===== design/flow/run.sh =====
#!/bin/bash
# the make line also repeats each setting of config.mk as NAME=value (left out here)
make -C /OpenROAD-flow-scripts/flow DESIGN_CONFIG=/design/flow/config.mk WORK_HOME=/design/flow/orfs CLKGATE_MAP_FILE= finish

===== design/flow/config.mk =====
export PLATFORM = sky130hd
export DESIGN_NAME = top
export DESIGN_NICKNAME = top
export VERILOG_FILES = /design/flow/design.v
export SDC_FILE = /design/flow/constraint.sdc
export NUM_CORES = 4
export LEC_CHECK = 0
export ABC_AREA = 1
export CAP_MARGIN = 20
export CORE_MARGIN = 2
export CORE_UTILIZATION = 72
export CTS_CLUSTER_DIAMETER = 378
export CTS_CLUSTER_SIZE = 99
export PLACE_DENSITY = 0.38
export SETUP_SLACK_MARGIN = 1.08
export SLEW_MARGIN = 20

===== design/flow/constraint.sdc =====
create_clock -name core_clock -period 4.56 [get_ports {clk}]
set_input_delay 0.9120 -clock core_clock [delete_from_list [all_inputs] [get_ports {clk}]]
set_output_delay 0.9120 -clock core_clock [all_outputs]
set_load 0.01 [all_outputs]

===== design/flow/design.v =====
module key(
    input clk, rst,
    input [3:0] key_in,
    output reg [2:0] key_val
);
    localparam CNT_MAX = 4'd9;  
    reg [3:0] cnt;
    always @(posedge clk or negedge rst) begin
        if (!rst) begin
            cnt <= 4'd0;
        end else begin
            if (key_in[0] && key_in[1] && key_in[2] && key_in[3]) begin
                cnt <= 4'd0;
            end else begin
                cnt <= (cnt == CNT_MAX) ? cnt : (cnt + 1'b1);
            end
        end
    end
    always @(posedge clk or negedge rst) begin
        if (!rst) begin
            key_val <= 3'd0;
        end else if (cnt == CNT_MAX - 1'b1) begin
            if (~key_in[0]) begin
                key_val <= 3'd1;
            end else if (~key_in[1]) begin
                key_val <= 3'd2;
            end else if (~key_in[2]) begin
                key_val <= 3'd3;
            end else if (~key_in[3]) begin
                key_val <= 3'd4;
            end
        end else begin
            key_val <= 3'd0;
        end
    end
endmodule
module seg(
    input clk, rst,
    input [20:0] data,
    output reg [6:0] seg,
    output reg [7:0] sel
);
    localparam  CNT_MAX = 2'd3;  
    localparam  DIGIT0 = 7'b100_0000,
                DIGIT1 = 7'b111_1001,
                DIGIT2 = 7'b010_0100,
                DIGIT3 = 7'b011_0000,
                DIGIT4 = 7'b001_1001,
                DIGIT5 = 7'b001_0010,
                DIGIT6 = 7'b000_0010,
                DIGIT7 = 7'b111_1000,
                DIGIT8 = 7'b000_0000,
                DIGIT9 = 7'b001_0000,
                DASH   = 7'b011_1111;
    reg [1:0] cnt;
    reg [2:0] idx;
    always @(posedge clk or negedge rst) begin
        if (!rst) begin
            cnt <= 2'd0;
            idx <= 3'd0;
            sel <= 8'b1111_1111;
        end else begin
            sel <= ~(1'b1 << idx);
            if (cnt == CNT_MAX) begin  
                cnt <= 2'd0;
                idx <= (idx == 3'd7) ? 3'd0 : (idx + 1'b1);  
            end else begin
                cnt <= cnt + 1'b1;
            end
        end
    end
    reg [6:0] digit;
    always @(*) begin
        case (idx)
            3'd0: digit = data[6:0] % 4'd10;
            3'd1: digit = data[6:0] / 4'd10;
            3'd2: digit = 4'd10;
            3'd3: digit = data[13:7] % 4'd10;
            3'd4: digit = data[13:7] / 4'd10;
            3'd5: digit = 4'd10;
            3'd6: digit = data[20:14] % 4'd10;
            3'd7: digit = data[20:14] / 4'd10;
            default: ;
        endcase
        case (digit)
            4'd0: seg = DIGIT0;
            4'd1: seg = DIGIT1;
            4'd2: seg = DIGIT2;
            4'd3: seg = DIGIT3;
            4'd4: seg = DIGIT4;
            4'd5: seg = DIGIT5;
            4'd6: seg = DIGIT6;
            4'd7: seg = DIGIT7;
            4'd8: seg = DIGIT8;
            4'd9: seg = DIGIT9;
            4'd10: seg = DASH;
            default: seg = 7'dx;
        endcase
    end
endmodule
module clock (
    input clk, rst,
    input [2:0] key_val,
    output reg [20:0] data,
    output reg [2:0] led
);
    localparam  S1 = 3'd1,
                S2 = 3'd2,
                S3 = 3'd3,
                S4 = 3'd4;
    localparam  RUNNING = 1'b0,
                SETTING = 1'b1;
    reg current_state, next_state;
    always @(posedge clk or negedge rst) begin
        if (!rst) begin
            current_state <= RUNNING;
        end else begin
            current_state <= next_state;
        end
    end
    always @(*) begin
        next_state = current_state;
        case (current_state)
            RUNNING: begin
                if (key_val == S2) begin
                    next_state = SETTING;
                end else begin
                    next_state = RUNNING;
                end
            end
            SETTING: begin
                if (key_val == S4) begin
                    next_state = RUNNING;
                end else begin
                    next_state = SETTING;
                end
            end
            default: begin ; end
        endcase
    end
    reg [9:0] cnt;
    localparam CNT_MAX = 10'd999;  
    reg [1:0] choice;
    localparam  SEC     = 2'b00,
                MIN     = 2'b01,
                HOUR    = 2'b11;
    always @(posedge clk or negedge rst) begin
        if (!rst) begin
            data <= 21'd0;
            cnt <= 10'd0;
        end else begin
            case (current_state)
                RUNNING: begin
                    if (cnt == CNT_MAX) begin
                        cnt <= 10'd0;
                        if (data[5:0] == 6'd59) begin
                            data[5:0] <= 6'd0;
                            if (data[12:7] == 6'd59) begin
                                data[12:7] <= 6'd0;
                                if (data[18:14] == 5'd23) begin
                                    data <= 21'd0;
                                end else begin
                                    data[18:14] <= data[18:14] + 1'b1;
                                end
                            end else begin
                                data[12:7] <= data[12:7] + 1'b1;
                            end
                        end else begin
                            data[5:0] <= data[5:0] + 1'b1;
                        end
                    end else begin
                        cnt <= cnt + 1'b1;
                    end
                end
                SETTING: begin
                    cnt <= 10'd0;
                    if (key_val == S3) begin
                        case (choice)
                            SEC: begin
                                data[5:0] <= (data[5:0] == 6'd59) ? 6'd0 : (data[5:0] + 1'b1);
                            end
                            MIN: begin
                                data[12:7] <= (data[12:7] == 6'd59) ? 6'd0 : (data[12:7] + 1'b1);
                            end
                            HOUR: begin
                                data[18:14] <= (data[18:14] == 5'd23) ? 5'd0 : (data[18:14] + 1'b1);
                            end
                            default: begin ; end
                        endcase
                    end
                end
                default: begin ; end
            endcase
        end
    end
    always @(posedge clk or negedge rst) begin
        if (!rst) begin
            choice <= SEC;
        end else begin
            case (current_state)
                RUNNING: begin
                    choice <= SEC;
                end
                SETTING: begin
                    if (key_val == S2) begin
                        case (choice)
                            SEC: begin choice <= MIN; end
                            MIN: begin choice <= HOUR; end
                            HOUR: begin choice <= SEC; end
                            default: begin ; end
                        endcase
                    end
                end
                default: begin ; end
            endcase
        end
    end
    always @(*) begin
        led = 3'b111;
        case (current_state)
            RUNNING: begin
                led = 3'b111;
            end
            SETTING: begin
                case (choice)
                    SEC: begin led = 3'b110; end
                    MIN: begin led = 3'b101; end
                    HOUR: begin led = 3'b011; end
                    default: begin ; end
                endcase
            end
            default: begin ; end
        endcase
    end
endmodule
module stopwatch (
    input clk, rst,
    input [2:0] key_val,
    output reg [20:0] data
);
    localparam  S1 = 3'd1,
                S2 = 3'd2,
                S3 = 3'd3,
                S4 = 3'd4;
    localparam  IDLE    = 2'b00,
                RUNNING = 2'b01,
                PAUSED  = 2'b11;
    reg [1:0] current_state, next_state;
    always @(posedge clk or negedge rst) begin
        if (!rst) begin
            current_state <= IDLE;
        end else begin
            current_state <= next_state;
        end
    end
    always @(*) begin
        next_state = current_state;
        case (current_state)
            IDLE: begin
                if (key_val == S2) begin
                    next_state = RUNNING;
                end else begin
                    next_state = IDLE;
                end
            end
            RUNNING: begin
                if (key_val == S2 ||
                    (data[6:0] == 7'd99 && data[12:7] == 6'd59 && data[20:14] == 7'd99)) begin
                    next_state = PAUSED;
                end else begin
                    next_state = RUNNING;
                end
            end
            PAUSED: begin
                if (key_val == S2) begin
                    next_state = RUNNING;
                end else if (key_val == S3) begin
                    next_state = IDLE;
                end else begin
                    next_state = PAUSED;
                end
            end
            default: begin ; end
        endcase
    end
    reg [3:0] cnt;
    localparam CNT_MAX = 4'd9;  
    always @(posedge clk or negedge rst) begin
        if (!rst) begin
            data <= 21'd0;
            cnt <= 4'd0;
        end else begin
            case (current_state)
                IDLE: begin
                    data <= 21'd0;
                    cnt <= 4'd0;
                end
                RUNNING: begin
                    if (data[6:0] == 7'd99 && data[12:7] == 6'd59 && data[20:14] == 7'd99) begin
                    end else if (cnt == CNT_MAX) begin
                        cnt <= 4'd0;
                        if (data[6:0] == 7'd99) begin
                            data[6:0] <= 7'd0;
                            if (data[12:7] == 6'd59) begin
                                data[12:7] <= 6'd0;
                                data[20:14] <= data[20:14] + 1'b1;
                            end else begin
                                data[12:7] <= data[12:7] + 1'b1;
                            end
                        end else begin
                            data[6:0] <= data[6:0] + 1'b1;
                        end
                    end else begin
                        cnt <= cnt + 1'b1;
                    end
                end
                PAUSED: begin
                end
                default: begin ; end
            endcase
        end
    end
endmodule
module blink(
    input clk, rst, en,
    output reg led
);
    localparam CNT_MAX = 10'd999;  
    reg [9:0] cnt;
    always @(posedge clk or negedge rst) begin
        if (!rst) begin
            cnt <= 10'd0;
            led <= 1'b0;
        end else if (en) begin
            if (cnt == (CNT_MAX >> 1'b1)) begin
                cnt <= 10'd0;
                led <= ~led;
            end else begin
                cnt <= cnt + 1'b1;
            end
        end else begin
            cnt <= 10'd0;
            led <= 1'b0;
        end
    end
endmodule
module buzz(
    input clk, rst, en,
    output buz
);
    localparam CNT_MAX = 3'd7;  
    reg [2:0] cnt;
    always @(posedge clk or negedge rst) begin
        if (!rst) begin
            cnt <= 3'd0;
        end else if (en) begin
            cnt <= (cnt == CNT_MAX) ? 3'd0 : (cnt + 1'b1);
        end else begin
            cnt <= 3'd0;
        end
    end
    assign buz = (cnt <= (CNT_MAX >> 1'b1)) ? 1'b0 : 1'b1;  
endmodule
module timer (
    input clk, rst,
    input [2:0] key_val,
    output reg [20:0] data,
    output reg [2:0] led,
    output buz
);
    localparam  S1 = 3'd1,
                S2 = 3'd2,
                S3 = 3'd3,
                S4 = 3'd4;
    reg en_blink;
    wire led_blink;
    blink u_blink(
        .clk(clk),
        .rst(rst),
        .en(en_blink),
        .led(led_blink)
    );
    reg en_buz;
    reg [9:0] cnt_buz;
    reg [2:0] cnt_repeat;
    localparam REPEATS_MAX = 3'd5;
    buzz u_buzz(
        .clk(clk),
        .rst(rst),
        .en(en_buz),
        .buz(buz)
    );
    localparam  SETTING = 2'b00,
                RUNNING = 2'b01,
                PAUSED = 2'b11,
                TIMEUP = 2'b10;
    reg [1:0] current_state, next_state;
    always @(posedge clk or negedge rst) begin
        if (!rst) begin
            current_state <= SETTING;
        end else begin
            current_state <= next_state;
        end
    end
    always @(*) begin
        next_state = current_state;
        case (current_state)
            SETTING: begin
                if (key_val == S4) begin
                    next_state = RUNNING;
                end else begin
                    next_state = SETTING;
                end
            end
            RUNNING: begin
                if (data == 21'd0) begin
                    next_state = TIMEUP;
                end else begin
                    if (key_val == S4) begin
                        next_state = PAUSED;
                    end else if (key_val == S3) begin
                        next_state = SETTING;
                    end else begin
                        next_state = RUNNING;
                    end
                end
            end
            PAUSED: begin
                if (key_val == S4) begin
                    next_state = RUNNING;
                end else if (key_val == S3) begin
                    next_state = SETTING;
                end else begin
                    next_state = PAUSED;
                end
            end
            TIMEUP: begin
                if (key_val == S4) begin
                    next_state = SETTING;
                end else begin
                    next_state = TIMEUP;
                end
            end
            default: begin ; end
        endcase
    end
    reg [20:0] data_tmp;
    reg [9:0] cnt;
    localparam CNT_MAX = 10'd999;  
    reg [1:0] choice;
    localparam  SEC     = 2'b00,
                MIN     = 2'b01,
                HOUR    = 2'b11;
    always @(posedge clk or negedge rst) begin
        if (!rst) begin
            data <= 21'd0;
            cnt <= 10'd0;
            data_tmp <= 21'd0;
        end else begin
            case (current_state)
                SETTING: begin
                    cnt <= 10'd0;
                    data <= data_tmp;
                    if (key_val == S3) begin
                        case (choice)
                            SEC: begin
                                data[5:0] <= (data[5:0] == 6'd59) ? 6'd0 : (data[5:0] + 1'b1);
                                data_tmp[5:0] <= (data[5:0] == 6'd59) ? 6'd0 : (data[5:0] + 1'b1);
                            end
                            MIN: begin
                                data[12:7] <= (data[12:7] == 6'd59) ? 6'd0 : (data[12:7] + 1'b1);
                                data_tmp[12:7] <= (data[12:7] == 6'd59) ? 6'd0 : (data[12:7] + 1'b1);
                            end
                            HOUR: begin
                                data[18:14] <= (data[18:14] == 5'd23) ? 5'd0 : (data[18:14] + 1'b1);
                                data_tmp[18:14] <= (data[18:14] == 5'd23) ? 5'd0 : (data[18:14] + 1'b1);
                            end
                            default: begin ; end
                        endcase
                    end
                end
                RUNNING: begin
                    if (cnt == CNT_MAX) begin
                        cnt <= 10'd0;
                        if (data[5:0] == 6'd0) begin
                            data[5:0] <= 6'd59;
                            if (data[12:7] == 6'd0) begin
                                data[12:7] <= 6'd59;
                                data[18:14] <= data[18:14] - 1'b1;
                            end else begin
                                data[12:7] <= data[12:7] - 1'b1;
                            end
                        end else begin
                            data[5:0] <= data[5:0] - 1'b1;
                        end
                    end else begin
                        cnt <= cnt + 1'b1;
                    end
                end
                PAUSED: begin
                end
                TIMEUP: begin
                end
                default: begin ; end
            endcase
        end
    end
    always @(posedge clk or negedge rst) begin
        if (!rst) begin
            choice <= SEC;
        end else begin
            case (current_state)
                SETTING: begin
                    if (key_val == S2) begin
                        case (choice)
                            SEC: begin choice <= MIN; end
                            MIN: begin choice <= HOUR; end
                            HOUR: begin choice <= SEC; end
                            default: begin ; end
                        endcase
                    end
                end
                RUNNING: begin
                    choice <= SEC;
                end
                PAUSED: begin
                end
                TIMEUP: begin
                end
                default: begin ; end
            endcase
        end
    end
    always @(*) begin
        led = 3'b111;
        en_blink = 1'b0;
        case (current_state)
            SETTING: begin
                case (choice)
                    SEC: begin led = 3'b110; end
                    MIN: begin led = 3'b101; end
                    HOUR: begin led = 3'b011; end
                    default: begin ; end
                endcase
            end
            RUNNING: begin
                led = 3'b111;
            end
            PAUSED: begin
            end
            TIMEUP: begin
                en_blink = 1'b1;
                led = {2'b11, led_blink};
            end
            default: begin ; end
        endcase
    end
    always @(posedge clk or negedge rst) begin
        if (!rst) begin
            en_buz <= 1'b0;
            cnt_buz <= 10'd0;
            cnt_repeat <= 3'd0;
        end else begin
            case (current_state)
                SETTING: begin
                    en_buz <= 1'b0;
                    cnt_buz <= 10'd0;
                    cnt_repeat <= 3'd0;
                end
                RUNNING: begin
                end
                PAUSED: begin
                end
                TIMEUP: begin
                    if (cnt_repeat < REPEATS_MAX) begin
                        if (cnt_buz <= (CNT_MAX >> 1'b1)) begin
                            en_buz <= 1'b1;
                            cnt_buz <= cnt_buz + 1'b1;
                        end else if (cnt_buz < CNT_MAX) begin
                            en_buz <= 1'b0;
                            cnt_buz <= cnt_buz + 1'b1;
                        end else begin
                            cnt_buz <= 10'd0;
                            cnt_repeat <= cnt_repeat + 1'b1;
                        end
                    end else begin
                        en_buz <= 1'b0;
                    end
                end
                default: begin ; end
            endcase
        end
    end
endmodule
module top(
    input clk, rst,
    input [3:0] key_in,
    output [6:0] seg,
    output [7:0] sel,
    output reg [2:0] led, sel_led,
    output buz
);
    wire [2:0] key_val;
    localparam  S1 = 3'd1,
                S2 = 3'd2,
                S3 = 3'd3,
                S4 = 3'd4;
    key u_key(
        .clk(clk),
        .rst(rst),
        .key_in(key_in),
        .key_val(key_val)
    );
    reg [20:0] data_to_show;
    seg u_seg(
        .clk(clk),
        .rst(rst),
        .seg(seg),
        .sel(sel),
        .data(data_to_show)
    );
    wire [20:0] data_clock, data_stopwatch, data_timer;
    wire [2:0] led_clock, led_timer;
    wire [2:0] key_val_clock, key_val_stopwatch, key_val_timer;
    reg [1:0] current_state, next_state;
    localparam  CLOCK       = 2'b00,
                STOPWATCH   = 2'b01,
                TIMER       = 2'b11;
    assign key_val_clock = (current_state == CLOCK) ? key_val : 3'd0;
    assign key_val_stopwatch = (current_state == STOPWATCH) ? key_val : 3'd0;
    assign key_val_timer = (current_state == TIMER) ? key_val : 3'd0;
    clock u_clock (
        .clk(clk),
        .rst(rst),
        .key_val(key_val_clock),
        .data(data_clock),
        .led(led_clock)
    );
    stopwatch u_stopwatch (
        .clk(clk),
        .rst(rst),
        .key_val(key_val_stopwatch),
        .data(data_stopwatch)
    );
    timer u_timer (
        .clk(clk),
        .rst(rst),
        .key_val(key_val_timer),
        .data(data_timer),
        .led(led_timer),
        .buz(buz)
    );
    always @(posedge clk or negedge rst) begin
        if (!rst) begin
            current_state <= CLOCK;
        end else begin
            current_state <= next_state;
        end
    end
    always @(*) begin
        next_state = current_state;
        case (current_state)
            CLOCK: begin
                if (key_val == S1) begin
                    next_state = STOPWATCH;
                end else begin
                    next_state = CLOCK;
                end
            end
            STOPWATCH: begin
                if (key_val == S1) begin
                    next_state = TIMER;
                end else begin
                    next_state = STOPWATCH;
                end
            end
            TIMER: begin
                if (key_val == S1) begin
                    next_state = CLOCK;
                end else begin
                    next_state = TIMER;
                end
            end
            default: begin ; end
        endcase
    end
    always @(*) begin
        led = 3'b111;
        data_to_show = 20'd0;
        sel_led = 3'b111;
        case (current_state)
            CLOCK: begin
                led = 3'b110;
                data_to_show = data_clock;
                sel_led = led_clock;
            end
            STOPWATCH: begin
                led = 3'b101;
                data_to_show = data_stopwatch;
                sel_led = 3'b111;
            end
            TIMER: begin
                led = 3'b011;
                data_to_show = data_timer;
                sel_led = led_timer;
            end
            default: begin ; end
        endcase
    end
endmodule

==> impl_metrics.ini, run 1 <==
; implementation run metrics
[pwr]
combinationalPower_w = 0.000118
pwr-share-comb = 0.038
clkPwrFrac = 0.498
p_int_w = 0.00242
seqPwrFrac = 0.464
top_power_group = clock
leakagePower_nw = 5.44
p_sw_frac = 0.231
p_clk_w = 0.00157
p_total_w = 0.00315
p_sw_w = 0.000729
powerSeq_w = 0.00146
peakVddDrop_v = 0.000249
power_density_nw_per_um2 = 269

[floorplanning]
ios = 28
fp.coreArea_um2 = 13100
rows = 42
die_w_um = 120
fp.dieH_um = 120
die-area_um2 = 14300
fp_util = 0.734

[synth]
aoi_share = 0.147
ys_sh_xor = 0.0282
most_common_cell = nand2_1
common_cells = nand2_1, inv_1, dfrtp_1
ys_top_logic_family = simple AND/OR/NAND/NOR gates
edf_count = 0
top_cells_by_area = dfrtp_1, nand2_1, inv_1
ys_area_um2 = 9640
yosysTopAreaCell = dfrtp_1
synth_cells = 1267
ys_sh_mux = 0
async_flop_share = 1.00
top_area_frac = 0.382
ys_cells = 1267
synthSimpleGateAreaFrac = 0.265
yosys_warnings = 8
ff_type = dfrtp_1
synthesis.nets = 1317
netlist_area_um2 = 9640
synth_flop_count = 160
synth_cell_type_count = 59
fa_ha_area_frac = 0.0571
syn_area_per_cell_um2 = 7.61
yosysSeqAreaShare = 0.417

[worst_setup_path]
worstReg2RegEnd = u_timer.data[17]
worst_setup_path_end_kind = primary output
reg2reg_depth = 12
cp_top_family = simple AND/OR/NAND/NOR gates
cp.depth = 30
max_stage_delay_ns = 0.46
crit_end = seg[0]
crit_start = u_seg.idx[1]
r2r_setup_slack_ns = 1.49
cp_num_buf_inv = 5
crit_type = flip-flop to primary output
rr_startpoint = u_timer.cnt[8]
path_max_fanout = 6
crit_path_start_kind = flip-flop
worstPathRequired_ns = 3.65
arrival_ns = 4.63
slowest_stage = dfrtp_2

[final_timing]
fmax_ghz = 0.180
rsz0062_at_grt = yes
setup_viol = 7
slew_headroom = 0.340
period_minus_slack_ns = 5.54
timing.hold.ws_ns = 0.440
final.setup_skew_ns = 0.00921
fin_ws_ns = -0.983
drv_slew = 0
max_slew.worst_pin.slew_ns = 0.991
final_min_period_over_clock_period = 1.22
finalHoldViolations = 0

[cts]
numCtsBuffers = 17
htreeDepth = 4
clockBufferDepth = 2
root_buffer = clkbuf_16
cts.sinks = 160
clk_latency_ns = 0.44
cts_tree = built
path_clk_slew_ns = 0.06
ctsHoldBuffers = 0

[drt]
vias_per_cell = 6.29
drc = 0
via_count = 9810
num_antenna_cells = 0
ant_nets = 0
drt_iter0_drc = 1275
drt_first_pass_iters = 6
wl_per_cell_um = 18.5
wl_um = 28800

[place]
dpl_worst_slack_ns = -0.280
placed_area_um2 = 10500
dp_hpwl_um = 16900
gp_congestion = 0.998
port_buffers = 27

[run]
warnings = 53
maxCapViolCount = 0

[grt]
grt-ovfl-total = 0
grt_max_degree = 111
grt_pass1_vias = 9175
antenna_found_initial = 0
grt_pass1_wl_um = 41700
track_usage = 0.361

[outcome]
failed_checks = setup timing
status = failed layout checks

[min_path]
min-delay-start = u_seg.cnt[0]
holdPathStages = 1
hold_end = u_seg.cnt[0]
hold_path.class = flip-flop to flip-flop

[layout]
fin_util = 0.891
layout.nets = 1421
area_growth_pct = 21.4
fin_area_um2 = 11700
==> repair_timing <==
item                       4_1_cts  5_1_grt
cloned                           0        0
pin swaps                       28       32
setup endpoints to repair        7       11
setup buffers                   18       13
resized                         63       43
==> area by class of cell <==
class                           instances  area, µm²
Fill cell                             662       1430
Timing Repair Buffer                  105        892
Sequential cell                       160       4020
Clock inverter                         14        203
Multi-Input combinational cell        889       5160
Clock buffer                           18        439
Tap cell                              176        220
Inverter                              198        761
==> layer usage <==
metal | wire, µm | share of wire | GRT usage | vias to the layer above
li1 | - | - | - | 4407
met1 | 10900 | 0.38 | 0.457 | 4610
met2 | 13800 | 0.48 | 0.613 | 621
met3 | 2460 | 0.085 | 0.0665 | 172
met4 | 1580 | 0.055 | 0.150 | 0
met5 | 0 | 0 | 0 | -
==> through the flow <==
stage | instances | setup TNS [ns]
2_1_floorplan | 1267 | 0
3_3_place_gp | 1497 | -0.397
3_5_place_dp | 1497 | -1.44
4_1_cts | 1547 | -1.14
5_1_grt | 1560 | -7.51
6_report | 1560 | -6.55
==> run 2: changes to the inputs <==
- ABC_AREA: 1 -> 0
- CAP_MARGIN: 20 -> 0
- CORE_MARGIN: 2 -> 8
- CORE_UTILIZATION: 72 -> 35
- CTS_CLUSTER_DIAMETER: 378 -> 251
- CTS_CLUSTER_SIZE: 99 -> 21
- GPL_TIMING_DRIVEN: default -> 1
- PLACE_DENSITY: 0.38 -> default
- PLACE_DENSITY_LB_ADDON: default -> 0.27
- SETUP_SLACK_MARGIN: 1.08 -> 2.13
- SLEW_MARGIN: 20 -> 5
- TNS_END_PERCENT: default -> 80
- clock period: 4.56 -> 10.6 ns (I/O delays scaled with it)
==> impl_metrics.ini, run 2 <==
; implementation run metrics
[worst_setup_path]
cp_top_family = AND-OR/OR-AND gates
cp_num_buf_inv = 3
crit_type = flip-flop to primary output
cp.depth = 16
cpMostUsedCell = ha_1
worstPathRequired_ns = 8.48
worstReg2RegEnd = u_stopwatch.data[20]
crit_chain = inv_1 > ha_1 > nor2b_1 > inv_1 > a31oi_1 > mux2i_1 > mux2i_1 > ha_1 > or3_1 > a21oi_1 > a211oi_1 > o32ai_1 > ha_1 > a21o_1 > a21oi_1 > clkdlybuf4s50_1
slowest_stage = a31oi_1
r2r_setup_slack_ns = 7.29
crit_start = u_seg.idx[1]
max_stage_delay_ns = 0.79
rr_startpoint = u_stopwatch.data[15]
arrival_ns = 5.78
path_max_fanout = 11
crit_end = seg[3]
reg2reg_depth = 11
crit_path_start_kind = flip-flop
worst_setup_path_end_kind = primary output

[pwr]
pwr-share-comb = 0.038
p_clk_w = 0.000618
seqPwrFrac = 0.486
peakVddDrop_v = 0.000117
clkPwrFrac = 0.477
combinationalPower_w = 0.0000492
power_density_nw_per_um2 = 118
p_int_w = 0.000973
leakagePower_nw = 4.65
p_sw_w = 0.000324
p_total_w = 0.00130
powerSeq_w = 0.000630
p_sw_frac = 0.250
top_power_group = registers

[min_path]
min-delay-start = u_seg.cnt[0]
hold_end = u_seg.cnt[0]
holdPathStages = 1
hold_path.class = flip-flop to flip-flop

[drt]
drc = 0
via_count = 8114
wl_um = 22900
ant_nets = 0
wl_per_cell_um = 14.9
vias_per_cell = 5.29
drt_iter0_drc = 642
num_antenna_cells = 0
drt_first_pass_iters = 8

[synth]
synth_cells = 1140
aoi_share = 0.194
async_flop_share = 1.00
common_cells = nand2_1, dfrtp_1, nor2_1
edf_count = 0
top_cells_by_area = dfrtp_1, nand2_1, ha_1
ys_top_logic_family = simple AND/OR/NAND/NOR gates
ys_sh_xor = 0.0375
fa_ha_area_frac = 0.0561
synthSimpleGateAreaFrac = 0.234
ys_sh_mux = 0.0311
top_area_frac = 0.375
ys_cells = 1140
ff_type = dfrtp_1
yosysSeqAreaShare = 0.409
synth_cell_type_count = 78
syn_area_per_cell_um2 = 8.61
netlist_area_um2 = 9820
most_common_cell = nand2_1
yosys_warnings = 8
synth_flop_count = 160
synthesis.nets = 1190
ys_area_um2 = 9820
yosysTopAreaCell = dfrtp_1

[run]
maxCapViolCount = 0
warnings = 46

[cts]
cts_tree = built
clk_latency_ns = 0.44
cts.sinks = 160
path_clk_slew_ns = 0.07
htreeDepth = 4
root_buffer = clkbuf_16
post_cts_resized = 0
clockBufferDepth = 2
numCtsBuffers = 17
ctsHoldBuffers = 0
cts_setup_buffers = 0

[final_timing]
max_slew.worst_pin.slew_ns = 1.01
setup_viol = 0
finalHoldViolations = 0
final_min_period_over_clock_period = 0.745
final.setup_skew_ns = 0.0109
fmax_ghz = 0.127
slew_headroom = 0.322
period_minus_slack_ns = 7.90
rsz0062_at_grt = no
fin_ws_ns = 2.70
fin_setup_tns_ns = 0
drv_slew = 0

[floorplanning]
die-area_um2 = 33700
fp_util = 0.354
rows = 61
fp.dieH_um = 184
ios = 28
fp.coreArea_um2 = 27700
die_w_um = 184

[grt]
antenna_found_initial = 0
grt_max_degree = 98
track_usage = 0.141
grt-ovfl-total = 0
grt_pass1_wl_um = 39200
grt_pass1_vias = 7714

[place]
dpl_worst_slack_ns = 3.25
port_buffers = 27
placed_area_um2 = 10400
dp_hpwl_um = 16200
gp_congestion = 0.882
dp_cells = 1502

[outcome]
status = no timing/DRC/antenna violations

[layout]
final_cells = 1534
layout.nets = 1193
area_growth_pct = 11.8
fin_area_um2 = 11000
## run 2: metrics by stage
stage          utilization  hold WS (ns)
6_report             0.396         0.435
5_1_grt              0.396         0.458
3_5_place_dp         0.375         0.425
3_3_place_gp         0.375         0.413
2_1_floorplan            -         0.403
4_1_cts              0.396         0.435
## run 2: area by class of cell
type | instances | area (µm²)
fillers | 2771 | 16700
multi-input cells | 890 | 5420
flip-flops and latches | 160 | 4020
well taps | 378 | 473
clock buffers | 17 | 425
repair buffers | 32 | 309
clock inverters | 15 | 168
inverters | 42 | 160
## run 2: per-layer routing
metal / up-vias / GRT usage / share of wire
met5: - / 0 / 0
met4: 0 / 0.0560 / 0.024
met3: 36 / 0.0302 / 0.038
met2: 143 / 0.211 / 0.43
met1: 3850 / 0.195 / 0.51
li1: 4085 / - / -
==> run 3: changes to the inputs <==
- ABC_AREA: 0 -> 1
- CAP_MARGIN: 0 -> 20
- CORE_MARGIN: 8 -> 2
- CORE_UTILIZATION: 35 -> 72
- CTS_CLUSTER_DIAMETER: 251 -> 199
- CTS_CLUSTER_SIZE: 21 -> 24
- GPL_TIMING_DRIVEN: 1 -> default
- PLACE_DENSITY: default -> 0.41
- PLACE_DENSITY_LB_ADDON: 0.27 -> default
- SETUP_SLACK_MARGIN: 2.13 -> -0.23
- SLEW_MARGIN: 5 -> 20
- TNS_END_PERCENT: 80 -> default
- clock period: 10.6 -> 4.81 ns (I/O delays scaled with it)
==> impl_metrics.ini, run 3 <==
; implementation run metrics
[floorplanning]
fp.dieH_um = 120
rows = 42
fp.coreArea_um2 = 13100
die-area_um2 = 14300
fp_util = 0.734
die_w_um = 120
ios = 28

[pwr]
p_int_w = 0.00224
top_power_group = registers
clkPwrFrac = 0.481
leakagePower_nw = 5.27
p_clk_w = 0.00139
combinationalPower_w = 0.000112
pwr-share-comb = 0.039
peakVddDrop_v = 0.000367
powerSeq_w = 0.00139
p_sw_w = 0.000651
seqPwrFrac = 0.481
power_density_nw_per_um2 = 254
p_sw_frac = 0.225

[final_timing]
drv_slew = 0
slew_headroom = 0.337
finalHoldViolations = 0
final.setup_skew_ns = 0.0114
rsz0062_at_grt = yes
period_minus_slack_ns = 5.17
fmax_ghz = 0.193
max_slew.worst_pin.slew_ns = 0.994
setup_viol = 7
fin_ws_ns = -0.365
final_min_period_over_clock_period = 1.08

[worst_setup_path]
path_max_fanout = 8
crit_start = u_seg.idx[1]
worstReg2RegEnd = u_timer.data[17]
rr_startpoint = u_timer.current_state[2]
cp.depth = 30
worstPathRequired_ns = 3.85
reg2reg_depth = 11
worst_setup_path_end_kind = primary output
crit_end = seg[0]
crit_path_start_kind = flip-flop
cpMostUsedCell = nand2_1
slowest_stage = dfrtp_1
crit_type = flip-flop to primary output
cp_num_buf_inv = 6
arrival_ns = 4.21
cp_top_family = simple AND/OR/NAND/NOR gates
r2r_setup_slack_ns = 1.03
max_stage_delay_ns = 0.47

[synth]
most_common_cell = nand2_1
fa_ha_area_frac = 0.0571
synth_cells = 1267
async_flop_share = 1.00
aoi_share = 0.147
ff_type = dfrtp_1
top_area_frac = 0.382
synthSimpleGateAreaFrac = 0.265
ys_sh_mux = 0
synth_flop_count = 160
top_cells_by_area = dfrtp_1, nand2_1, inv_1
edf_count = 0
ys_top_logic_family = simple AND/OR/NAND/NOR gates
common_cells = nand2_1, inv_1, dfrtp_1
yosysSeqAreaShare = 0.417
synth_cell_type_count = 59
netlist_area_um2 = 9640
ys_area_um2 = 9640
synthesis.nets = 1317
yosysTopAreaCell = dfrtp_1
yosys_warnings = 8
syn_area_per_cell_um2 = 7.61
ys_cells = 1267
ys_sh_xor = 0.0282

[outcome]
failed_checks = setup timing
status = failed layout checks

[drt]
vias_per_cell = 6.16
drt_first_pass_iters = 12
ant_nets = 0
drt_iter0_drc = 1124
wl_per_cell_um = 17.0
num_antenna_cells = 0
via_count = 9485
wl_um = 26200
drc = 0

[grt]
top_usage_layer = met2
grt-ovfl-total = 0
grt_max_degree = 111
grtUsageMet2 = 0.581
track_usage = 0.345
antenna_found_initial = 0
met3_usage = 0.0642
gr-usage-met1 = 0.438
grt_pass1_wl_um = 39800
grt_pass1_vias = 8774

[cts]
root_buffer = clkbuf_16
path_clk_slew_ns = 0.06
clk_latency_ns = 0.43
clockBufferDepth = 2
cts_tree = built
cts.sinks = 160
htreeDepth = 4
numCtsBuffers = 17

[place]
placed_area_um2 = 10300
dpl_worst_slack_ns = -0.154
port_buffers = 27
dp_hpwl_um = 16200
gp_congestion = 0.996

[min_path]
hold_path.class = flip-flop to flip-flop
min-delay-start = u_seg.cnt[0]
hold_end = u_seg.cnt[0]
holdPathStages = 1

[layout]
layout.nets = 1401
fin_area_um2 = 11400
area_growth_pct = 17.9
fin_util = 0.865

[run]
warnings = 51
maxCapViolCount = 0
run 3: timing repair:
action / in CTS / in global routing
setup endpoints to repair: 7 / 7
pin swaps: 9 / 32
resized: 30 / 67
setup buffers: 3 / 23
hold buffers: 0 / 0
run 3: metal layers:
metal,part of all wire,routed length (µm),up-vias
met1,0.39,10200,4447
met2,0.49,12900,509
li1,-,-,4377
met3,0.074,1940,152
met4,0.049,1280,0
met5,0,0,-
run 3: layout make-up:
cell class	count	area, µm²
repair buffers	85	681
well taps	176	220
flip-flops and latches	160	4020
multi-input cells	889	5100
clock inverters	9	134
clock buffers	23	458
fillers	728	1770
inverters	198	748
run 3: through the flow:
step | hold slack, ns | TNS [ns] | instances | power (W)
floorplan | 0.403 | 0 | 1267 | 0.00147
global placement | 0.413 | -0.00753 | 1485 | 0.00152
CTS | 0.429 | -1.22 | 1520 | 0.00289
global route | 0.444 | -3.36 | 1540 | 0.00297
detailed placement | 0.421 | -0.592 | 1485 | 0.00153
finish | 0.435 | -2.22 | 1540 | 0.00289
==> run 4: changes to the inputs <==
- CORE_ASPECT_RATIO: default -> 1.01
- CORE_MARGIN: 2 -> 4
- CORE_UTILIZATION: 72 -> 58
- CTS_CLUSTER_DIAMETER: 199 -> 264
- CTS_CLUSTER_SIZE: 24 -> default
- MIN_ROUTING_LAYER: default -> met2
- PLACE_DENSITY: 0.41 -> default
- SETUP_SLACK_MARGIN: -0.23 -> default
- clock period: 4.81 -> 10.4 ns (I/O delays scaled with it)
==> impl_metrics.ini, run 4 <==
; implementation run metrics
[outcome]
status = no timing/DRC/antenna violations

[grt]
grt_max_degree = 61
grt_pass1_wl_um = 37500
gr-usage-met1 = 0
grt_pass1_vias = 12300
grt-ovfl-total = 0
track_usage = 0.370
grtUsageMet2 = 0.432
met3_usage = 0.522
top_usage_layer = met3
antenna_found_initial = 0

[synth]
yosysSeqAreaShare = 0.417
yosys_warnings = 8
synth_cells = 1267
async_flop_share = 1.00
ys_sh_mux = 0
fa_ha_area_frac = 0.0571
ys_top_logic_family = simple AND/OR/NAND/NOR gates
aoi_share = 0.147
ff_type = dfrtp_1
ys_sh_xor = 0.0282
ys_cells = 1267
synth_cell_type_count = 59
top_area_frac = 0.382
common_cells = nand2_1, inv_1, dfrtp_1
most_common_cell = nand2_1
ys_area_um2 = 9640
yosysTopAreaCell = dfrtp_1
edf_count = 0
synthesis.nets = 1317
synthSimpleGateAreaFrac = 0.265
syn_area_per_cell_um2 = 7.61
top_cells_by_area = dfrtp_1, nand2_1, inv_1
netlist_area_um2 = 9640
synth_flop_count = 160

[final_timing]
fmax_ghz = 0.146
finalHoldViolations = 0
period_minus_slack_ns = 6.83
final.setup_skew_ns = 0.00972
slew_headroom = 0.464
fin_setup_tns_ns = 0
drv_slew = 0
rsz0062_at_grt = no
final_min_period_over_clock_period = 0.657
setup_viol = 0
max_slew.worst_pin.slew_ns = 0.804

[floorplanning]
fp_util = 0.590
rows = 47
die-area_um2 = 18800
ios = 28
fp.dieH_um = 138
die_w_um = 136
fp.coreArea_um2 = 16300

[cts]
post_cts_resized = 0
path_clk_slew_ns = 0.06
root_buffer = clkbuf_16
ctsHoldBuffers = 0
clockBufferDepth = 2
numCtsBuffers = 17
htreeDepth = 4
cts.sinks = 160
cts_setup_buffers = 0
clk_latency_ns = 0.44
cts_tree = built

[pwr]
clkPwrFrac = 0.485
p_sw_w = 0.000333
leakagePower_nw = 4.97
seqPwrFrac = 0.477
powerSeq_w = 0.000641
pwr-share-comb = 0.038
power_density_nw_per_um2 = 125
top_power_group = clock
peakVddDrop_v = 0.000116
combinationalPower_w = 0.0000515
p_sw_frac = 0.248
p_clk_w = 0.000652
p_int_w = 0.00101

[worst_setup_path]
crit_end = seg[3]
reg2reg_depth = 11
cp_num_buf_inv = 6
crit_type = flip-flop to primary output
worstPathRequired_ns = 8.32
slowest_stage = clkdlybuf4s50_1
r2r_setup_slack_ns = 6.35
cpMostUsedCell = nand2_1
worst_setup_path_end_kind = primary output
max_stage_delay_ns = 0.54
arrival_ns = 4.75
cp_top_family = simple AND/OR/NAND/NOR gates
rr_startpoint = u_timer.current_state[2]
worstReg2RegEnd = u_timer.data[17]
path_max_fanout = 7
crit_start = u_seg.idx[2]
crit_path_start_kind = flip-flop
cp.depth = 28

[layout]
fin_util = 0.656
layout.nets = 1345
area_growth_pct = 11.2

[drt]
drc = 0
num_antenna_cells = 0
vias_per_cell = 7.81
wl_um = 22600
via_count = 11900
wl_per_cell_um = 14.8
drt_first_pass_iters = 11
ant_nets = 0
drt_iter0_drc = 2380

[min_path]
holdPathStages = 1
hold_end = u_seg.cnt[0]
hold_path.class = flip-flop to flip-flop
min-delay-start = u_seg.cnt[0]

[place]
port_buffers = 27
dp_hpwl_um = 16100
gp_congestion = 0.954

[run]
maxCapViolCount = 0
warnings = 48
## run 4: layout make-up
type                       instances  area, µm²
sequential                       160       4020
inverter                         198        743
timing repair buffer              29        287
tap                              220        275
fill                            1502       5630
clock buffer                      18        429
multi-input combinational        889       4800
clock inverter                    14        170
## run 4: through the flow
step                      instance area, µm²  power, W  cells  worst slack, ns  hold slack [ns]
after floorplan                         9640  0.000681   1267             4.92            0.403
after global placement                 10100  0.000703   1496             4.19            0.415
after detailed placement               10100  0.000704   1496             4.06            0.425
after CTS                              10700   0.00135   1528             3.60            0.434
after global routing                   10700   0.00139   1528             3.10            0.472
final                                  10700   0.00134   1528             3.57            0.427
## run 4: layer usage
layer  vias to the layer above  routed length (µm)
met5                         -                 102
met4                         6                1610
met3                       298                8940
met2                      2988               12000
met1                      4432                   0
li1                       4215                   -
==> run 5: changes to the inputs <==
- CORE_ASPECT_RATIO: 1.01 -> default
- CORE_MARGIN: 4 -> 2
- CORE_UTILIZATION: 58 -> 72
- CTS_CLUSTER_DIAMETER: 264 -> 26
- CTS_CLUSTER_SIZE: default -> 15
- HOLD_SLACK_MARGIN: default -> 0.29
- MIN_ROUTING_LAYER: met2 -> default
- PLACE_DENSITY_LB_ADDON: default -> 0.13
- SETUP_SLACK_MARGIN: default -> 1.31
- clock period: 10.4 -> 4.47 ns (I/O delays scaled with it)
==> impl_metrics.ini, run 5 <==
; implementation run metrics
[place]
dpl_worst_slack_ns = -0.317
port_buffers = 27
gp_congestion = 0.999
dp_hpwl_um = 16600
placed_area_um2 = 10600

[drt]
wl_um = 37400
wl_per_cell_um = 23.5
ant_nets = 0
drt_first_pass_iters = 17
drc = 0
drt_iter0_drc = 2319
vias_per_cell = 6.95
via_count = 11000

[synth]
syn_area_per_cell_um2 = 7.61
yosys_warnings = 8
ys_sh_mux = 0
netlist_area_um2 = 9640
synthesis.nets = 1317
ys_area_um2 = 9640
synth_cells = 1267
async_flop_share = 1.00
edf_count = 0
aoi_share = 0.147
yosysSeqAreaShare = 0.417
top_area_frac = 0.382
ys_cells = 1267
most_common_cell = nand2_1
top_cells_by_area = dfrtp_1, nand2_1, inv_1
fa_ha_area_frac = 0.0571
synth_flop_count = 160
ys_sh_xor = 0.0282
synthSimpleGateAreaFrac = 0.265
ys_top_logic_family = simple AND/OR/NAND/NOR gates
common_cells = nand2_1, inv_1, dfrtp_1
yosysTopAreaCell = dfrtp_1
synth_cell_type_count = 59
ff_type = dfrtp_1

[worst_setup_path]
cp_top_family = simple AND/OR/NAND/NOR gates
arrival_ns = 5.35
r2r_setup_slack_ns = 1.34
path_max_fanout = 4
worstReg2RegEnd = u_stopwatch.data[20]
crit_start = u_seg.idx[0]
worstPathRequired_ns = 3.58
crit_path_start_kind = flip-flop
cp.depth = 31
reg2reg_depth = 15
slowest_stage = dfrtp_2
max_stage_delay_ns = 0.54
rr_startpoint = u_stopwatch.data[1]
worst_setup_path_end_kind = primary output
crit_type = flip-flop to primary output
cpMostUsedCell = nand2_1
cp_num_buf_inv = 6
crit_end = seg[3]

[floorplanning]
fp.coreArea_um2 = 13100
die_w_um = 120
fp.dieH_um = 120
rows = 42
die-area_um2 = 14300
fp_util = 0.734
ios = 28

[grt]
grt_pass1_vias = 9791
top_usage_layer = met2
met3_usage = 0.151
grt-ovfl-total = 0
grt_max_degree = 110
gr-usage-met1 = 0.490
track_usage = 0.428
grtUsageMet2 = 0.699
grt_pass1_wl_um = 47900
antenna_found_initial = 3

[min_path]
holdPathStages = 1
hold_path.class = flip-flop to flip-flop
min-delay-start = u_clock.cnt[0]
hold_end = u_clock.cnt[0]

[cts]
cts.sinks = 160
htreeDepth = 4
clockBufferDepth = 2
path_clk_slew_ns = 0.07
root_buffer = clkbuf_16
clk_latency_ns = 0.47
cts_tree = built
numCtsBuffers = 17

[pwr]
p_clk_w = 0.00154
peakVddDrop_v = 0.000257
leakagePower_nw = 5.55
p_total_w = 0.00316
p_int_w = 0.00236
clkPwrFrac = 0.489
powerSeq_w = 0.00149
p_sw_frac = 0.253
power_density_nw_per_um2 = 265
combinationalPower_w = 0.000124
seqPwrFrac = 0.472
pwr-share-comb = 0.039
p_sw_w = 0.000798
top_power_group = clock

[final_timing]
drv_slew = 0
period_minus_slack_ns = 6.25
max_slew.worst_pin.slew_ns = 0.994
setup_viol = 7
fin_ws_ns = -1.78
final.setup_skew_ns = 0.0333
timing.hold.ws_ns = 0.465
rsz0062_at_grt = yes
finalHoldViolations = 0
final_min_period_over_clock_period = 1.40
fmax_ghz = 0.160
fin_setup_tns_ns = -11.32
slew_headroom = 0.337

[run]
maxCapViolCount = 0
warnings = 52

[layout]
num-fill-cells = 540
area_growth_pct = 23.8
layout.nets = 1446
fin_area_um2 = 11900

[outcome]
failed_checks = setup timing
status = failed layout checks
==> run 5: cell type report <==
| class | instances | area, µm² | area share |
|---|---|---|---|
| diodes | 2 | 5.00 | 0.000419 |
| inverters | 198 | 758 | 0.0635 |
| clock buffers | 19 | 443 | 0.0371 |
| flip-flops and latches | 160 | 4030 | 0.338 |
| clock inverters | 13 | 150 | 0.0126 |
| multi-input cells | 889 | 5260 | 0.441 |
| well taps | 176 | 220 | 0.0185 |
| repair buffers | 130 | 1060 | 0.0892 |
==> run 5: layer usage <==
layer  share of wire  routed length (µm)
met5          0.0048                 181
met4            0.12                4390
met1            0.31               11400
met3            0.15                5610
met2            0.42               15800
==> run 5: timing repair <==
action / in CTS / in global routing
hold endpoints to repair: 0 / 0
hold buffers: 0 / 0
pin swaps: 38 / 26
setup buffers: 17 / 20
gates cloned: 0 / 0
endpoints found under the setup margin: 12 / 17
gates resized: 85 / 45
==> run 5: metrics by stage <==
step,cells,util
CTS,1565,0.882
detailed placement,1516,0.809
floorplan,1267,-
finish,1587,0.908
global placement,1516,0.809
global route,1586,0.908
==> run 6: changes to the inputs <==
- ABC_AREA: 1 -> default
- CELL_PAD_IN_SITES_DETAIL_PLACEMENT: default -> 2
- CORE_ASPECT_RATIO: default -> 1.64
- CORE_UTILIZATION: 72 -> 70
- CTS_CLUSTER_DIAMETER: 26 -> default
- CTS_CLUSTER_SIZE: 15 -> default
- HOLD_SLACK_MARGIN: 0.29 -> default
- MAX_ROUTING_LAYER: default -> met5
- MIN_ROUTING_LAYER: default -> met2
- PLACE_DENSITY_LB_ADDON: 0.13 -> default
- SETUP_SLACK_MARGIN: 1.31 -> default
- TNS_END_PERCENT: default -> 75
- clock period: 4.47 -> 6.84 ns (I/O delays scaled with it)
==> impl_metrics.ini, run 6 <==
; implementation run metrics
[outcome]
status = aborted with a tool error
haltStage = detailed placement (3_5_place_dp)
error_line = [ERROR DPL-0033] detailed placement checks failed during check placement.

[synth]
ys_area_um2 = 9820
synthesis.nets = 1190
ys_sh_mux = 0.0311
yosys_warnings = 8
edf_count = 0
yosysSeqAreaShare = 0.409
most_common_cell = nand2_1
ys_sh_xor = 0.0375
yosysTopAreaCell = dfrtp_1
syn_area_per_cell_um2 = 8.61
fa_ha_area_frac = 0.0561
synthSimpleGateAreaFrac = 0.234
synth_cells = 1140
ys_cells = 1140
ff_type = dfrtp_1
top_cells_by_area = dfrtp_1, nand2_1, ha_1
async_flop_share = 1.00
aoi_share = 0.194
ys_top_logic_family = simple AND/OR/NAND/NOR gates
synth_flop_count = 160
common_cells = nand2_1, dfrtp_1, nor2_1
synth_cell_type_count = 78
netlist_area_um2 = 9820
top_area_frac = 0.375

[floorplanning]
ios = 28
fp.dieH_um = 156
die_w_um = 96.5
fp.coreArea_um2 = 13800
rows = 55
die-area_um2 = 15000
fp_util = 0.714

[place]
gp_congestion = 0.956
port_buffers = 27
[run 6: stage by stage]
stage             setup WS (ns)  instances  hold slack, ns  area (µm²)
global placement          0.681       1298           0.416       10100
floorplan                  1.56       1140           0.403        9820
==> run 7: changes to the inputs <==
- ABC_AREA: default -> 1
- CAP_MARGIN: 20 -> 0
- CELL_PAD_IN_SITES_DETAIL_PLACEMENT: 2 -> default
- CORE_ASPECT_RATIO: 1.64 -> 0.91
- CORE_UTILIZATION: 70 -> 72
- CTS_CLUSTER_SIZE: default -> 37
- MAX_ROUTING_LAYER: met5 -> default
- MIN_ROUTING_LAYER: met2 -> default
- PLACE_DENSITY: default -> 0.42
- SETUP_SLACK_MARGIN: default -> -0.23
- TNS_END_PERCENT: 75 -> default
- clock period: 6.84 -> 4.52 ns (I/O delays scaled with it)
==> impl_metrics.ini, run 7 <==
; implementation run metrics
[drt]
drc = 0
wl_um = 31200
wl_per_cell_um = 19.7
num_antenna_cells = 0
vias_per_cell = 6.44
via_count = 10200
ant_nets = 0
drt_iter0_drc = 1438
drt_first_pass_iters = 12

[pwr]
p_int_w = 0.00234
peakVddDrop_v = 0.000376
leakagePower_nw = 5.57
combinationalPower_w = 0.000118
top_power_group = clock
p_clk_w = 0.00149
seqPwrFrac = 0.479
p_sw_frac = 0.241
power_density_nw_per_um2 = 260
powerSeq_w = 0.00147
p_sw_w = 0.000742
pwr-share-comb = 0.038
clkPwrFrac = 0.483

[cts]
clk_latency_ns = 0.44
cts.sinks = 160
htreeDepth = 4
path_clk_slew_ns = 0.07
numCtsBuffers = 17
cts_tree = built
root_buffer = clkbuf_16
clockBufferDepth = 2

[synth]
ff_type = dfrtp_1
ys_top_logic_family = simple AND/OR/NAND/NOR gates
syn_area_per_cell_um2 = 7.61
yosysSeqAreaShare = 0.417
netlist_area_um2 = 9640
synth_cell_type_count = 59
most_common_cell = nand2_1
common_cells = nand2_1, inv_1, dfrtp_1
ys_area_um2 = 9640
aoi_share = 0.147
top_cells_by_area = dfrtp_1, nand2_1, inv_1
edf_count = 0
fa_ha_area_frac = 0.0571
synthSimpleGateAreaFrac = 0.265
ys_sh_xor = 0.0282
yosysTopAreaCell = dfrtp_1
synth_cells = 1267
synthesis.nets = 1317
synth_flop_count = 160
yosys_warnings = 8
async_flop_share = 1.00
ys_sh_mux = 0
top_area_frac = 0.382
ys_cells = 1267

[grt]
grt_pass1_wl_um = 43600
grt_pass1_vias = 9374
grt-ovfl-total = 0
track_usage = 0.376
antenna_found_initial = 0
grt_max_degree = 83

[place]
dp_hpwl_um = 16700
port_buffers = 27
gp_congestion = 0.977

[run]
maxCapViolCount = 0
warnings = 50

[worst_setup_path]
slowest_stage = dfrtp_2
worst_setup_path_end_kind = primary output
crit_end = seg[3]
worstPathRequired_ns = 3.62
cp_top_family = simple AND/OR/NAND/NOR gates
path_max_fanout = 6
crit_type = flip-flop to primary output
reg2reg_depth = 12
crit_start = u_seg.idx[0]
cpMostUsedCell = nand2_1
worstReg2RegEnd = u_timer.data[17]
rr_startpoint = u_timer.current_state[2]
arrival_ns = 4.57
r2r_setup_slack_ns = 0.96
max_stage_delay_ns = 0.47
cp.depth = 29
cp_num_buf_inv = 4
crit_path_start_kind = flip-flop

[floorplanning]
fp_util = 0.733
fp.dieH_um = 114
ios = 28
die_w_um = 125
die-area_um2 = 14300
fp.coreArea_um2 = 13200
rows = 40

[min_path]
hold_path.class = flip-flop to flip-flop
hold_end = u_seg.cnt[0]
holdPathStages = 1
min-delay-start = u_seg.cnt[0]

[final_timing]
fin_setup_tns_ns = -6.08
fin_ws_ns = -0.956
fmax_ghz = 0.183
drv_slew = 0
final_min_period_over_clock_period = 1.21
max_slew.worst_pin.slew_ns = 0.719
setup_viol = 7
rsz0062_at_grt = yes
slew_headroom = 0.517
finalHoldViolations = 0
period_minus_slack_ns = 5.48
final.setup_skew_ns = 0.0100

[layout]
area_growth_pct = 22.7
layout.nets = 1450
num-fill-cells = 638
fin_util = 0.899

[outcome]
failed_checks = setup timing
status = failed layout checks
## run 7: area by class of cell
cell class / count / area [µm²] / area share
Multi-Input combinational cell: 889 / 5180 / 0.438
Sequential cell: 160 / 4030 / 0.340
Timing Repair Buffer: 134 / 1070 / 0.0902
Inverter: 198 / 753 / 0.0637
Clock buffer: 20 / 447 / 0.0377
Tap cell: 168 / 210 / 0.0178
Clock inverter: 12 / 149 / 0.0126
## run 7: stage by stage
| stage | hold WS [ns] | std cells | total power, W | worst slack, ns | cell area [µm²] |
|---|---|---|---|---|---|
| finish | 0.460 | 1581 | 0.00308 | -0.956 | 11800 |
| global route | 0.479 | 1581 | 0.00315 | -1.14 | 11800 |
| CTS | 0.429 | 1570 | 0.00306 | -0.257 | 11500 |
| detailed placement | 0.420 | 1517 | 0.00162 | -0.447 | 10600 |
| global placement | 0.415 | 1517 | 0.00161 | -0.214 | 10600 |
| floorplan | 0.403 | 1267 | 0.00157 | 0.218 | 9640 |
## run 7: routing by layer
| metal | vias up | GRT usage | wire length (µm) |
|---|---|---|---|
| met1 | 4733 | 0.478 | 11000 |
| li1 | 4469 | - | - |
| met3 | 246 | 0.0692 | 3380 |
| met4 | 2 | 0.143 | 2000 |
| met5 | - | 0 | 48 |
| met2 | 736 | 0.647 | 14700 |
## run 7: repair_timing
action | 4_1_cts | 5_1_grt
setup buffers | 23 | 11
pin swaps | 29 | 45
setup endpoints to repair | 7 | 7
gates resized | 78 | 55
hold buffers | 0 | 0
==> run 8: changes to the inputs <==
- ABC_AREA: 1 -> default
- CELL_PAD_IN_SITES_GLOBAL_PLACEMENT: default -> 1
- CORE_ASPECT_RATIO: 0.91 -> default
- CORE_MARGIN: 2 -> 5
- CORE_UTILIZATION: 72 -> 59
- CTS_CLUSTER_DIAMETER: default -> 178
- CTS_CLUSTER_SIZE: 37 -> 100
- HOLD_SLACK_MARGIN: default -> 0.14
- MAX_ROUTING_LAYER: default -> met5
- MIN_ROUTING_LAYER: default -> met1
- PLACE_DENSITY: 0.42 -> 0.89
- SETUP_SLACK_MARGIN: -0.23 -> -0.36
- TNS_END_PERCENT: default -> 35
- clock period: 4.52 -> 9.7 ns (I/O delays scaled with it)
==> impl_metrics.ini, run 8 <==
; implementation run metrics
[outcome]
status = no timing/DRC/antenna violations

[layout]
fin_util = 0.653
layout.nets = 1192
final_cells = 1375
area_growth_pct = 9.53

[place]
dp_cells = 1343
port_buffers = 27
dp_hpwl_um = 15400
gp_congestion = 0.915

[final_timing]
fmax_ghz = 0.128
setup_viol = 0
slew_headroom = 0.323
finalHoldViolations = 0
final_min_period_over_clock_period = 0.803
period_minus_slack_ns = 7.79
drv_slew = 0
fin_setup_tns_ns = 0
rsz0062_at_grt = no
max_slew.worst_pin.slew_ns = 1.02
final.setup_skew_ns = 0.0134

[cts]
numCtsBuffers = 17
clockBufferDepth = 2
root_buffer = clkbuf_16
cts_tree = built
cts.sinks = 160
clk_latency_ns = 0.43
path_clk_slew_ns = 0.07
ctsHoldBuffers = 0
htreeDepth = 4
cts_setup_buffers = 0
post_cts_resized = 0

[drt]
dr_wl_met3_um = 1090
vias_per_cell = 6.01
drt_iter0_drc = 777
ant_nets = 0
num_antenna_cells = 0
drt-met1-wl_um = 10500
drc = 0
wl_per_cell_um = 15.9
met2_length_um = 10100
wl_um = 21900
drt_first_pass_iters = 7
via_count = 8267
topRoutingLayerUsed = met4

[grt]
track_usage = 0.228
grt-ovfl-total = 0
grt_pass1_vias = 7580
grt_pass1_wl_um = 36900
grt_max_degree = 89
antenna_found_initial = 0

[pwr]
powerSeq_w = 0.000688
p_sw_frac = 0.248
power_density_nw_per_um2 = 130
top_power_group = registers
clkPwrFrac = 0.470
p_clk_w = 0.000656
seqPwrFrac = 0.493
pwr-share-comb = 0.037
combinationalPower_w = 0.0000521
p_int_w = 0.00105
leakagePower_nw = 4.64
peakVddDrop_v = 0.000145
p_sw_w = 0.000346

[min_path]
hold_path.class = flip-flop to flip-flop
hold_end = u_seg.cnt[0]
holdPathStages = 1
min-delay-start = u_seg.cnt[0]

[floorplanning]
fp.dieH_um = 139
ios = 28
rows = 47
fp.coreArea_um2 = 16500
die-area_um2 = 19300
die_w_um = 139
fp_util = 0.596

[worst_setup_path]
r2r_setup_slack_ns = 6.39
arrival_ns = 5.85
crit_chain = a222oi_1 > nor2_1 > a31oi_1 > mux2i_1 > mux2i_1 > ha_1 > or3_1 > a21oi_1 > a211oi_1 > o32ai_1 > ha_1 > a21o_1 > a21oi_1 > clkdlybuf4s50_1
cp_top_family = AND-OR/OR-AND gates
crit_type = flip-flop to primary output
slowest_stage = dfrtp_1
rr_startpoint = u_stopwatch.data[14]
path_max_fanout = 32
crit_end = seg[3]
cp_num_buf_inv = 1
crit_path_start_kind = flip-flop
max_stage_delay_ns = 0.75
worstReg2RegEnd = u_stopwatch.data[20]
worst_setup_path_end_kind = primary output
cp.depth = 14
worstPathRequired_ns = 7.76
reg2reg_depth = 11

[synth]
top_cells_by_area = dfrtp_1, nand2_1, ha_1
most_common_cell = nand2_1
fa_ha_area_frac = 0.0561
ys_area_um2 = 9820
top_area_frac = 0.375
aoi_share = 0.194
syn_area_per_cell_um2 = 8.61
async_flop_share = 1.00
ys_sh_mux = 0.0311
yosysTopAreaCell = dfrtp_1
synth_cell_type_count = 78
ys_cells = 1140
yosysSeqAreaShare = 0.409
ys_sh_xor = 0.0375
netlist_area_um2 = 9820
yosys_warnings = 8
synth_cells = 1140
edf_count = 0
ff_type = dfrtp_1
ys_top_logic_family = simple AND/OR/NAND/NOR gates
synthSimpleGateAreaFrac = 0.234
synthesis.nets = 1190
common_cells = nand2_1, dfrtp_1, nor2_1
synth_flop_count = 160

[run]
warnings = 47
maxCapViolCount = 0
==> run 8: routing by layer <==
layer | vias to the layer above | GRT usage
met5 | - | 0
met4 | 0 | 0.0458
met3 | 24 | 0.0493
met2 | 195 | 0.358
met1 | 3951 | 0.329
li1 | 4097 | -
==> run 8: cell type report <==
class | instances | area, µm²
Clock buffer | 20 | 457
Timing Repair Buffer | 31 | 302
Fill cell | 1407 | 5710
Sequential cell | 160 | 4020
Multi-Input combinational cell | 890 | 5420
Tap cell | 220 | 275
Inverter | 42 | 160
Clock inverter | 12 | 121
==> run 8: stage by stage <==
stage	total power [W]	setup slack [ns]	area, µm²	hold WS, ns
floorplan	0.000730	3.84	9820	0.403
global placement	0.000753	2.59	10200	0.413
detailed placement	0.000754	2.48	10200	0.417
CTS	0.00141	2.02	10800	0.426
global route	0.00145	1.54	10800	0.474
finish	0.00140	1.91	10800	0.422
==> run 9: changes to the inputs <==
- CAP_MARGIN: 0 -> 15
- CELL_PAD_IN_SITES_DETAIL_PLACEMENT: default -> 2
- CELL_PAD_IN_SITES_GLOBAL_PLACEMENT: 1 -> 3
- CORE_MARGIN: 5 -> 2
- CORE_UTILIZATION: 59 -> 40
- CTS_CLUSTER_DIAMETER: 178 -> default
- CTS_CLUSTER_SIZE: 100 -> default
- GPL_ROUTABILITY_DRIVEN: default -> 1
- HOLD_SLACK_MARGIN: 0.14 -> default
- MAX_ROUTING_LAYER: met5 -> default
- MIN_ROUTING_LAYER: met1 -> default
- PLACE_DENSITY: 0.89 -> 0.8
- SETUP_SLACK_MARGIN: -0.36 -> 2.18
- SLEW_MARGIN: 20 -> 35
- TNS_END_PERCENT: 35 -> default
- clock period: 9.7 -> 10.0 ns (I/O delays scaled with it)
==> impl_metrics.ini, run 9 <==
; implementation run metrics
[pwr]
p_total_w = 0.00140
power_density_nw_per_um2 = 127
p_int_w = 0.00102
pwr-share-comb = 0.039
p_clk_w = 0.000678
combinationalPower_w = 0.0000540
powerSeq_w = 0.000668
clkPwrFrac = 0.484
leakagePower_nw = 4.66
top_power_group = clock
p_sw_frac = 0.274
seqPwrFrac = 0.477
p_sw_w = 0.000383
peakVddDrop_v = 0.0000751

[synth]
top_cells_by_area = dfrtp_1, nand2_1, ha_1
top_area_frac = 0.375
aoi_share = 0.194
ys_top_logic_family = simple AND/OR/NAND/NOR gates
edf_count = 0
ys_sh_xor = 0.0375
synthesis.nets = 1190
yosysTopAreaCell = dfrtp_1
yosysSeqAreaShare = 0.409
yosys_warnings = 8
synthSimpleGateAreaFrac = 0.234
synth_flop_count = 160
ys_sh_mux = 0.0311
fa_ha_area_frac = 0.0561
ff_type = dfrtp_1
synth_cells = 1140
netlist_area_um2 = 9820
async_flop_share = 1.00
most_common_cell = nand2_1
ys_area_um2 = 9820
synth_cell_type_count = 78
syn_area_per_cell_um2 = 8.61
common_cells = nand2_1, dfrtp_1, nor2_1
ys_cells = 1140

[floorplanning]
rows = 57
fp.coreArea_um2 = 24200
fp.dieH_um = 161
ios = 28
fp_util = 0.406
die-area_um2 = 25800
die_w_um = 161

[worst_setup_path]
cp.depth = 18
crit_chain = a222oi_1 > and2_1 > a211o_1 > o311ai_1 > a311o_1 > or2_4 > inv_1 > ha_1 > and3b_1 > a32o_1 > nor2_1 > and2_1 > inv_1 > ha_1 > inv_1 > a21oi_1 > o31ai_2 > clkdlybuf4s50_1
max_stage_delay_ns = 0.75
reg2reg_depth = 11
slowest_stage = a222oi_1
path_max_fanout = 32
cp_top_family = AND-OR/OR-AND gates
crit_path_start_kind = flip-flop
worstPathRequired_ns = 8.00
r2r_setup_slack_ns = 6.51
rr_startpoint = u_stopwatch.data[14]
arrival_ns = 5.45
crit_end = seg[4]
cp_num_buf_inv = 4
worst_setup_path_end_kind = primary output
cpMostUsedCell = inv_1
worstReg2RegEnd = u_stopwatch.data[20]
crit_type = flip-flop to primary output

[final_timing]
slew_headroom = 0.447
max_slew.worst_pin.slew_ns = 0.829
drv_slew = 0
setup_viol = 0
final_min_period_over_clock_period = 0.745
final.setup_skew_ns = 0.0198
timing.hold.ws_ns = 0.433
rsz0062_at_grt = no
period_minus_slack_ns = 7.45
fmax_ghz = 0.134
finalHoldViolations = 0
fin_setup_tns_ns = 0

[drt]
drt_first_pass_iters = 7
drc = 0
wl_per_cell_um = 19.7
wl_um = 29100
drt_iter0_drc = 536
num_antenna_cells = 0
ant_nets = 0
vias_per_cell = 5.82
via_count = 8607

[min_path]
hold_path.class = flip-flop to flip-flop
holdPathStages = 1
hold_end = u_seg.cnt[0]
min-delay-start = u_seg.cnt[0]

[cts]
root_buffer = clkbuf_16
ctsHoldBuffers = 0
path_clk_slew_ns = 0.08
cts.sinks = 160
clockBufferDepth = 2
htreeDepth = 4
numCtsBuffers = 17
cts_tree = built
clk_latency_ns = 0.44

[place]
gp_congestion = 0.824
dp_hpwl_um = 20500
port_buffers = 27

[run]
maxCapViolCount = 0
warnings = 48

[grt]
antenna_found_initial = 0
track_usage = 0.235
grt_max_degree = 93
grt_pass1_wl_um = 49200
grt_pass1_vias = 9249
grt-ovfl-total = 0

[layout]
layout.nets = 1193
area_growth_pct = 11.9
num-fill-cells = 2682
fin_util = 0.455

[outcome]
status = no timing/DRC/antenna violations
-- run 9: timing repair --
action                                  in CTS  in global routing
endpoints found under the setup margin       0                  7
resized                                      0                 13
setup buffers                                0                  1
-- run 9: metrics by stage --
step	setup WS [ns]	area, µm²	cells
3_5_place_dp	2.70	10300	1447
4_1_cts	2.22	10900	1479
3_3_place_gp	2.71	10300	1447
6_report	2.55	11000	1480
2_1_floorplan	4.08	9820	1140
5_1_grt	2.18	11000	1480
-- run 9: cell type report --
type	count	area, µm²	area share
Tap cell	324	405	0.0369
Sequential cell	160	4030	0.366
Clock buffer	17	425	0.0387
Timing Repair Buffer	32	315	0.0287
Clock inverter	15	193	0.0175
Multi-Input combinational cell	890	5460	0.497
Inverter	42	164	0.0149
-- run 9: per-layer routing --
metal,track usage,wire length (µm),vias up
met4,0.0515,301,0
met2,0.393,14100,97
met5,0,0,-
met1,0.325,14100,4404
li1,-,-,4080
met3,0.0328,699,26
Power and IR drop assume default switching activity.
